==> flow/design.v (excerpt) <==
module CPU(clk, rst, memoryData, memoryAddress, dataOut, readSignal, writeSignal, AC);
Settings: LEC_CHECK=0, CAP_MARGIN=20, CORE_ASPECT_RATIO=0.72, CORE_MARGIN=2, CORE_UTILIZATION=72, CTS_CLUSTER_DIAMETER=152, CTS_CLUSTER_SIZE=10, PLACE_DENSITY=0.6, SETUP_SLACK_MARGIN=2.54, SLEW_MARGIN=20; clock period 8.53 ns.
run.sh (not shown) runs the stock make flow with config.mk's settings and CLKGATE_MAP_FILE=.
The first run aborted during 4_1_cts with DPL-0038.
Next try:
- CORE_ASPECT_RATIO: 0.72 -> unset
- CORE_UTILIZATION: 72 -> 40
- CTS_CLUSTER_DIAMETER: 152 -> unset
- CTS_CLUSTER_SIZE: 10 -> unset
- SETUP_SLACK_MARGIN: 2.54 -> unset
- clock period: 8.53 -> 38.3 ns (I/O delays scaled with it)
Outcome: With this change the flow completed with no timing, DRC or antenna violations; synthesized cell count stays the same; area after synthesis stays the same; die area goes up by 78%.
Next try:
- CTS_CLUSTER_DIAMETER: unset -> 245
- CTS_CLUSTER_SIZE: unset -> 98
- TNS_END_PERCENT: unset -> 15
- clock period: 38.3 -> 42.0 ns (I/O delays scaled with it)
Result: Power falls by a little under a tenth; global-route usage fell by 0.54 points; first-iteration DRC count decreases by a few percent; setup slack gains 1.8 ns; via count barely changes.
Next try:
- CORE_UTILIZATION: 40 -> 68
- CTS_CLUSTER_DIAMETER: 245 -> 188
- CTS_CLUSTER_SIZE: 98 -> 94
- TNS_END_PERCENT: 15 -> unset
The changed run produced a clean layout.
Cell count falls by 8.1%.
Area after synthesis is unchanged.
Count of clock-buffer cells in the layout went up by 4.
Fmax rises by 2.4%.
Combinational power came out lower by about 2%.
Next try:
- CORE_ASPECT_RATIO: unset -> 0.74
- CORE_UTILIZATION: 68 -> 44
- CTS_CLUSTER_DIAMETER: 188 -> unset
- CTS_CLUSTER_SIZE: 94 -> 73
- GPL_TIMING_DRIVEN: unset -> 1
- MAX_ROUTING_LAYER: unset -> met4
- SLEW_MARGIN: 20 -> 15
Setup slack got worse by 1.0 ns; sequential share of layout area fell by 0.18 points; count of clock-buffer cells in the layout decreases by 2; hold slack barely changes.
Next try:
- ABC_AREA: unset -> 1
- CORE_MARGIN: 2 -> 8
- CTS_CLUSTER_SIZE: 73 -> 15
- GPL_ROUTABILITY_DRIVEN: unset -> 1
- clock period: 42.0 -> 22.3 ns (I/O delays scaled with it)
After rerunning: This time the run reached the layout checks and failed them: setup timing; utilization rises by 16 points; wire length rises by about 6%; total power grows by 100%; non-clock buffer count increases by 679; count of clock-buffer cells in the layout climbs by 7; fmax climbs by 40%; final area is higher by 32%; worst setup slack got worse by 9.1 ns; via count goes up by about 20%; synthesized area shrinks by 0.75%.

* * *

The RTL this note starts from:
==> flow/design.v <==
module CPU(clk, rst, memoryData, memoryAddress, dataOut, readSignal, writeSignal, AC);
input clk;
input rst;  
input [15:0] memoryData;
reg [3:0] state;
reg [5:0] PC;
reg [10:0] MAR;
reg signed [15:0] MBR;
reg [3:0] opcode;
reg M;
reg [15:0] IR;
reg zeroFlag, overflowFlag, carryFlag, negativeFlag;
output reg readSignal;
output reg writeSignal;
output reg signed [15:0] AC;
output reg [15:0] dataOut; 
output reg [10:0] memoryAddress;
reg signed [15:0] result;
parameter Load = 4'd1, Store = 4'd2, Add = 4'd3, Sub = 4'd4, Mul = 4'd5, Div = 4'd6 , Branch = 4'd7, BRZ = 4'd8;
always @ (posedge clk) begin
	if (rst) begin
	PC <= 0;
	state = 0;
	AC <= 0;
	dataOut <= 0;
	memoryAddress <= 0;
	zeroFlag = 0;
	overflowFlag = 0;
	carryFlag = 0;
	negativeFlag = 0;
	readSignal = 1;
	writeSignal = 0;
	end
	else
	case (state)
		0: begin  
			MAR <= PC;
			state = 1;
		end
		1: begin  
			writeSignal = 0;
			readSignal = 1;
			memoryAddress <= MAR;
			PC <= PC + 1;
			state = 2;
		end
		2:state = 3;  
		3: begin
			MBR <= memoryData;
			state = 4;
		end
		4: begin
			IR <= MBR;
			state = 5;
		end
		5: begin  
			opcode <= IR[15:12];
			M <= IR[11];
			MAR <= IR[10:0];
			state = 6;
		end
		6: begin
				if (opcode == Branch) begin  
					PC <= MAR; 
					state = 0;
				end
				else if (opcode == BRZ) begin  
					if(zeroFlag == 1 && M == 1) begin
						PC <= MAR;
						state = 0;
					end
					else begin
						state = 0;
					end
				end
				else begin
					state = 7;
				end
		end
		7: begin
			if (opcode == Store) begin
				memoryAddress <= MAR;
			end
			state = 8;
		end
		8: begin
			if (opcode == Store) begin  
				writeSignal = 1;
				readSignal = 0;
				dataOut <= AC;
				state = 0;
			end
			else begin
				state = 9;
			end
		end
		9: begin
			writeSignal = 0;
			readSignal = 1;
			if(M == 1) begin
				memoryAddress <= MAR;
			end
			state = 10;
			end
		10: begin
			state = 11;
		end
		11: begin
			if (M == 1) begin
				MBR <= memoryData;
			end
			else if (M == 0) begin
				MBR <= $signed(IR[10:0]);
			end
			state = 12;
		end
		12: begin  
			if (opcode == Load) begin  
				AC <= MBR;
				state = 0;
			end
			else if (opcode != Add && opcode != Sub && opcode != Mul && opcode != Div) begin  
				state = 0;
			end
			else begin
				case(opcode)
				Add :  
					begin
					{carryFlag, result} = AC + MBR;
					zeroFlag = (result==0)? 1:0;
					if(AC[15]==MBR[15]) begin
					  if(MBR[15]==result[15])begin
					  overflowFlag = 0;
					  end
					  else begin
					  overflowFlag = 1;
					  end
					end
					else begin
					overflowFlag = 0;
					end						
					negativeFlag =(result[15]==1)? 1:0;	
					end
				Sub :  
					begin
					{carryFlag, result} = AC - MBR;
					zeroFlag = (result==0)? 1:0;
					if(AC[15]==MBR[15]) begin
					  if(MBR[15]==result[15])begin
					  overflowFlag = 0;
					  end
					  else begin
					  overflowFlag = 1;
					  end
					end
					else begin
					overflowFlag = 0;
					end
					negativeFlag =(result[15]==1)? 1:0;
					end
				Mul :  
					begin
					result = AC * MBR;
					zeroFlag = (result==0)? 1:0;
					if(result > 16'h0FFF || result < 16'hF000) begin
					overflowFlag = 1;
					end
					else begin
						overflowFlag = 0;
					end
					negativeFlag =(result[15]==1)? 1:0;
					end	
				Div :  
					begin
					if (MBR == 0) result = 0;  
					else result = AC / MBR;
					zeroFlag = (result==0)? 1:0;
					negativeFlag =(result[15]==1)? 1:0;
					end						
			endcase  
			AC <= result;
			state = 0;
			end
		end
	endcase
end
endmodule
make LEC_CHECK=0 ABC_AREA=0 CAP_MARGIN=10 CORE_ASPECT_RATIO=0.5 CORE_MARGIN=5 CORE_UTILIZATION=60 CTS_CLUSTER_DIAMETER=187 CTS_CLUSTER_SIZE=95 MAX_ROUTING_LAYER=met4 PLACE_DENSITY=0.35 SETUP_SLACK_MARGIN=5.0 SLEW_MARGIN=10 TNS_END_PERCENT=15 finish   # period 35.8 ns
==> next run, changes <==
- CORE_ASPECT_RATIO: 0.5 -> 0.95
- CORE_UTILIZATION: 60 -> 63
- TNS_END_PERCENT: 15 -> not set
Final area hardly moves.
Maximum frequency is about the same.
Sequential cell count does not change.
Hold slack loses 0.0080 ns.
First-iteration DRC count came out higher by roughly a tenth.
Die area is lower by a few percent.
Sequential share of layout area stays flat.
Power goes down slightly.
Synthesized area stays the same.
==> next run, changes <==
- CELL_PAD_IN_SITES_DETAIL_PLACEMENT: not set -> 2
- CELL_PAD_IN_SITES_GLOBAL_PLACEMENT: not set -> 1
- CORE_ASPECT_RATIO: 0.95 -> 0.7
- CORE_UTILIZATION: 63 -> 50
- CTS_CLUSTER_DIAMETER: 187 -> 252
- CTS_CLUSTER_SIZE: 95 -> 25
- GPL_TIMING_DRIVEN: not set -> 0
- HOLD_SLACK_MARGIN: not set -> 0.21
- MAX_ROUTING_LAYER: met4 -> met5
- PLACE_DENSITY: 0.35 -> not set
- PLACE_DENSITY_LB_ADDON: not set -> 0.06
- SETUP_SLACK_MARGIN: 5.0 -> -2.0
After rerunning: Now the flow failed in 3_5_place_dp, error DPL-0033; die size rises by 25%; area after synthesis is unchanged; synthesized cell count stays the same.
==> next run, changes <==
- ABC_AREA: 0 -> not set
- CAP_MARGIN: 10 -> 20
- CELL_PAD_IN_SITES_DETAIL_PLACEMENT: 2 -> not set
- CELL_PAD_IN_SITES_GLOBAL_PLACEMENT: 1 -> not set
- CORE_ASPECT_RATIO: 0.7 -> not set
- CORE_MARGIN: 5 -> 2
- CORE_UTILIZATION: 50 -> 59
- CTS_CLUSTER_DIAMETER: 252 -> not set
- CTS_CLUSTER_SIZE: 25 -> not set
- GPL_TIMING_DRIVEN: 0 -> not set
- HOLD_SLACK_MARGIN: 0.21 -> not set
- MAX_ROUTING_LAYER: met5 -> not set
- PLACE_DENSITY_LB_ADDON: 0.06 -> not set
- SETUP_SLACK_MARGIN: -2.0 -> not set
- SLEW_MARGIN: 10 -> 20
- clock period: 35.8 -> 21.5 ns (I/O delays scaled with it)
After rerunning: This time the run stopped in 5_1_grt (ODB-0269); die area fell by 20%; synthesized cell count stays the same; area after synthesis is unchanged.

* * *

RTL: the design.v shown in full above, as it stands there.
Settings: LEC_CHECK=0, ABC_AREA=1, CAP_MARGIN=10, CORE_ASPECT_RATIO=1.81, CORE_MARGIN=5, CORE_UTILIZATION=57, CTS_CLUSTER_DIAMETER=187, CTS_CLUSTER_SIZE=95, MAX_ROUTING_LAYER=met4, PLACE_DENSITY=0.35, SETUP_SLACK_MARGIN=5.0, SLEW_MARGIN=10; clock period 35.8 ns.
Then changed:
Settings changed: ABC_AREA 1 to 0, CORE_ASPECT_RATIO 1.81 to 0.95, CORE_MARGIN 5 to 2, CORE_UTILIZATION 57 to 58, CTS_CLUSTER_DIAMETER 187 to 44, CTS_CLUSTER_SIZE 95 to unset, PLACE_DENSITY 0.35 to unset, PLACE_DENSITY_LB_ADDON set to 0.19.
Clock period 35.8 ns to 21.6 ns, I/O delays scaled along.
After rerunning:
- The changed run completed, yet does not pass: setup timing
- utilization went up by 20 points
- cell area went up by 27%
- synthesized cell count went down by 17%
Then changed:
Settings changed: CORE_UTILIZATION 58 to 70, CTS_CLUSTER_SIZE set to 74, PLACE_DENSITY set to 0.35, PLACE_DENSITY_LB_ADDON 0.19 to unset, TNS_END_PERCENT set to 5.
Clock period 21.6 ns to 27.5 ns, I/O delays scaled along.
Result: Now the flow failed in global routing (5_1_grt) on GRT-0232. Synthesized area stays the same. Synthesized cell count stays the same. Die area decreases by 17%.
Then changed:
Settings changed: ABC_AREA 0 to unset, CAP_MARGIN 10 to 20, CORE_ASPECT_RATIO 0.95 to unset, CORE_UTILIZATION 70 to 66, CTS_CLUSTER_DIAMETER 44 to 49, CTS_CLUSTER_SIZE 74 to unset, MAX_ROUTING_LAYER met4 to unset, PLACE_DENSITY 0.35 to unset, SETUP_SLACK_MARGIN 5.0 to -2.0, SLEW_MARGIN 10 to 20, TNS_END_PERCENT 5 to unset.
The new run finished but fails on setup timing.
Die area rose by a few percent.
Synthesized cell count stays the same.
Synthesized area stays the same.

* * *

Setup of the reference run:
Starts from the design.v that is shown in full above.
Settings: LEC_CHECK=0, ABC_AREA=1, CAP_MARGIN=25, CORE_ASPECT_RATIO=0.95, CORE_MARGIN=5, CORE_UTILIZATION=59, CTS_CLUSTER_DIAMETER=268, CTS_CLUSTER_SIZE=100, MAX_ROUTING_LAYER=met4, PLACE_DENSITY_LB_ADDON=0.19, SETUP_SLACK_MARGIN=5.0, SLEW_MARGIN=10; clock period 35.8 ns.
No stage failed in the reference run, and the final checks on the layout all came back clean.
### the reference run -> the trial run
# the reference run
export LEC_CHECK = 0
export ABC_AREA = 1
export CAP_MARGIN = 25
export CORE_ASPECT_RATIO = 0.95
export CORE_MARGIN = 5
export CORE_UTILIZATION = 59
export CTS_CLUSTER_DIAMETER = 268
export CTS_CLUSTER_SIZE = 100
export MAX_ROUTING_LAYER = met4
export PLACE_DENSITY_LB_ADDON = 0.19
export SETUP_SLACK_MARGIN = 5.0
export SLEW_MARGIN = 10
create_clock -name core_clock -period 35.8 [get_ports {clk}]
# the trial run
export LEC_CHECK = 0
export ABC_AREA = 1
export CAP_MARGIN = 10
export CORE_ASPECT_RATIO = 0.51
export CORE_MARGIN = 5
export CORE_UTILIZATION = 63
export CTS_CLUSTER_DIAMETER = 187
export CTS_CLUSTER_SIZE = 95
export MAX_ROUTING_LAYER = met4
export PLACE_DENSITY = 0.35
export SETUP_SLACK_MARGIN = 5.0
export SLEW_MARGIN = 10
export TNS_END_PERCENT = 5
create_clock -name core_clock -period 35.8 [get_ports {clk}]
Findings:
Initial antenna violation count: the trial run vs the reference run up 2. Total design power is higher on the reference run. | part of the total power dissipated in the clock network | lower: the trial run |. Of the trial run and the reference run, the trial run shows the higher final critical delay including setup and external delays, with the reference run below it. Delta (the trial run minus the reference run): setup slack now smaller; largest stage delay on the critical path now smaller. Looking at peak-usage layer in the global routing report, the met2 result is from the reference run; the met1 one comes from the trial run. The trial run ended up with a lower switching power total than the reference run did. Comparing the reference run with the trial run, the combinational share of cell area came out essentially unchanged. The reference run → the trial run: total number of vias rose by 1255; critical-path maximum fanout went up 6; post-detailed-routing wire length grew by about 15%.

* * *

Starts from the design.v that is shown in full above.
export LEC_CHECK = 0
export ABC_AREA = 0
export CAP_MARGIN = 20
export CELL_PAD_IN_SITES_GLOBAL_PLACEMENT = 2
export CORE_MARGIN = 2
export CORE_UTILIZATION = 41
export CTS_CLUSTER_DIAMETER = 188
export CTS_CLUSTER_SIZE = 99
export PLACE_DENSITY = 0.6
export SLEW_MARGIN = 20
create_clock -name core_clock -period 42.0 [get_ports {clk}]
==> next run, changes <==
==> flow/config.mk (replaced) <==
export PLATFORM = sky130hd
export DESIGN_NAME = CPU
export DESIGN_NICKNAME = CPU
export VERILOG_FILES = /design/flow/design.v
export SDC_FILE = /design/flow/constraint.sdc
export NUM_CORES = 4
export LEC_CHECK = 0
export ABC_AREA = 1
export CAP_MARGIN = 20
export CORE_MARGIN = 2
export CORE_UTILIZATION = 70
export CTS_CLUSTER_DIAMETER = 188
export CTS_CLUSTER_SIZE = 46
export PLACE_DENSITY = 0.37
export SLEW_MARGIN = 20
export TNS_END_PERCENT = 15
Outcome: The changed run passed the timing, DRC and antenna checks. Critical path depth went up by 106. Via count came out higher by roughly a tenth. Worst setup slack gets better by 3.0 ns. Combinational power fell by a few percent. Clock skew barely changes. Synthesized area shrinks slightly.
==> next run, changes <==
--- a/flow/config.mk
+++ b/flow/config.mk
@@ -9,8 +9,5 @@
 export CAP_MARGIN = 20
 export CORE_MARGIN = 2
-export CORE_UTILIZATION = 70
-export CTS_CLUSTER_DIAMETER = 188
-export CTS_CLUSTER_SIZE = 46
-export PLACE_DENSITY = 0.37
+export CORE_UTILIZATION = 58
+export PLACE_DENSITY = 0.6
 export SLEW_MARGIN = 20
-export TNS_END_PERCENT = 15
==> flow/constraint.sdc (replaced) <==
create_clock -name core_clock -period 28.8 [get_ports {clk}]
set_input_delay 5.7600 -clock core_clock [delete_from_list [all_inputs] [get_ports {clk}]]
set_output_delay 5.7600 -clock core_clock [all_outputs]
set_load 0.01 [all_outputs]
What happened:
- core utilization decreases by 5.8 points
- synthesized cell count is unchanged
- design area increases by roughly a tenth
- global-route usage decreases by 6.1 points
- area after synthesis stays the same
- hold slack is worse by 0.0064 ns
- die size increases by about a fifth
- routed wire length increases by a few percent
- total power increases by well over a third
- critical path depth decreases by 8
==> next run, changes <==
--- a/flow/config.mk
+++ b/flow/config.mk
@@ -9,5 +9,6 @@
 export CAP_MARGIN = 20
 export CORE_MARGIN = 2
-export CORE_UTILIZATION = 58
+export CORE_UTILIZATION = 62
+export CTS_CLUSTER_SIZE = 96
 export PLACE_DENSITY = 0.6
 export SLEW_MARGIN = 20
==> flow/constraint.sdc (replaced) <==
create_clock -name core_clock -period 23.0 [get_ports {clk}]
set_input_delay 4.6000 -clock core_clock [delete_from_list [all_inputs] [get_ports {clk}]]
set_output_delay 4.6000 -clock core_clock [all_outputs]
set_load 0.01 [all_outputs]
=> The changed run ended with an error in 5_1_grt; die area shrinks by a few percent; synthesized cell count stays the same; area after synthesis does not change.
==> next run, changes <==
--- a/flow/config.mk
+++ b/flow/config.mk
@@ -6,9 +6,9 @@
 export NUM_CORES = 4
 export LEC_CHECK = 0
-export ABC_AREA = 1
 export CAP_MARGIN = 20
+export CORE_ASPECT_RATIO = 0.97
 export CORE_MARGIN = 2
-export CORE_UTILIZATION = 62
-export CTS_CLUSTER_SIZE = 96
+export CORE_UTILIZATION = 40
+export GPL_TIMING_DRIVEN = 0
 export PLACE_DENSITY = 0.6
 export SLEW_MARGIN = 20
==> flow/constraint.sdc (replaced) <==
create_clock -name core_clock -period 42.0 [get_ports {clk}]
set_input_delay 8.4000 -clock core_clock [delete_from_list [all_inputs] [get_ports {clk}]]
set_output_delay 8.4000 -clock core_clock [all_outputs]
set_load 0.01 [all_outputs]
Outcome: Now the flow passed the timing, DRC and antenna checks. Synthesized cell count is lower by 17%. Synthesized area is higher by 0.76%. Die size is higher by 55%.
Power and IR drop assume default switching activity.
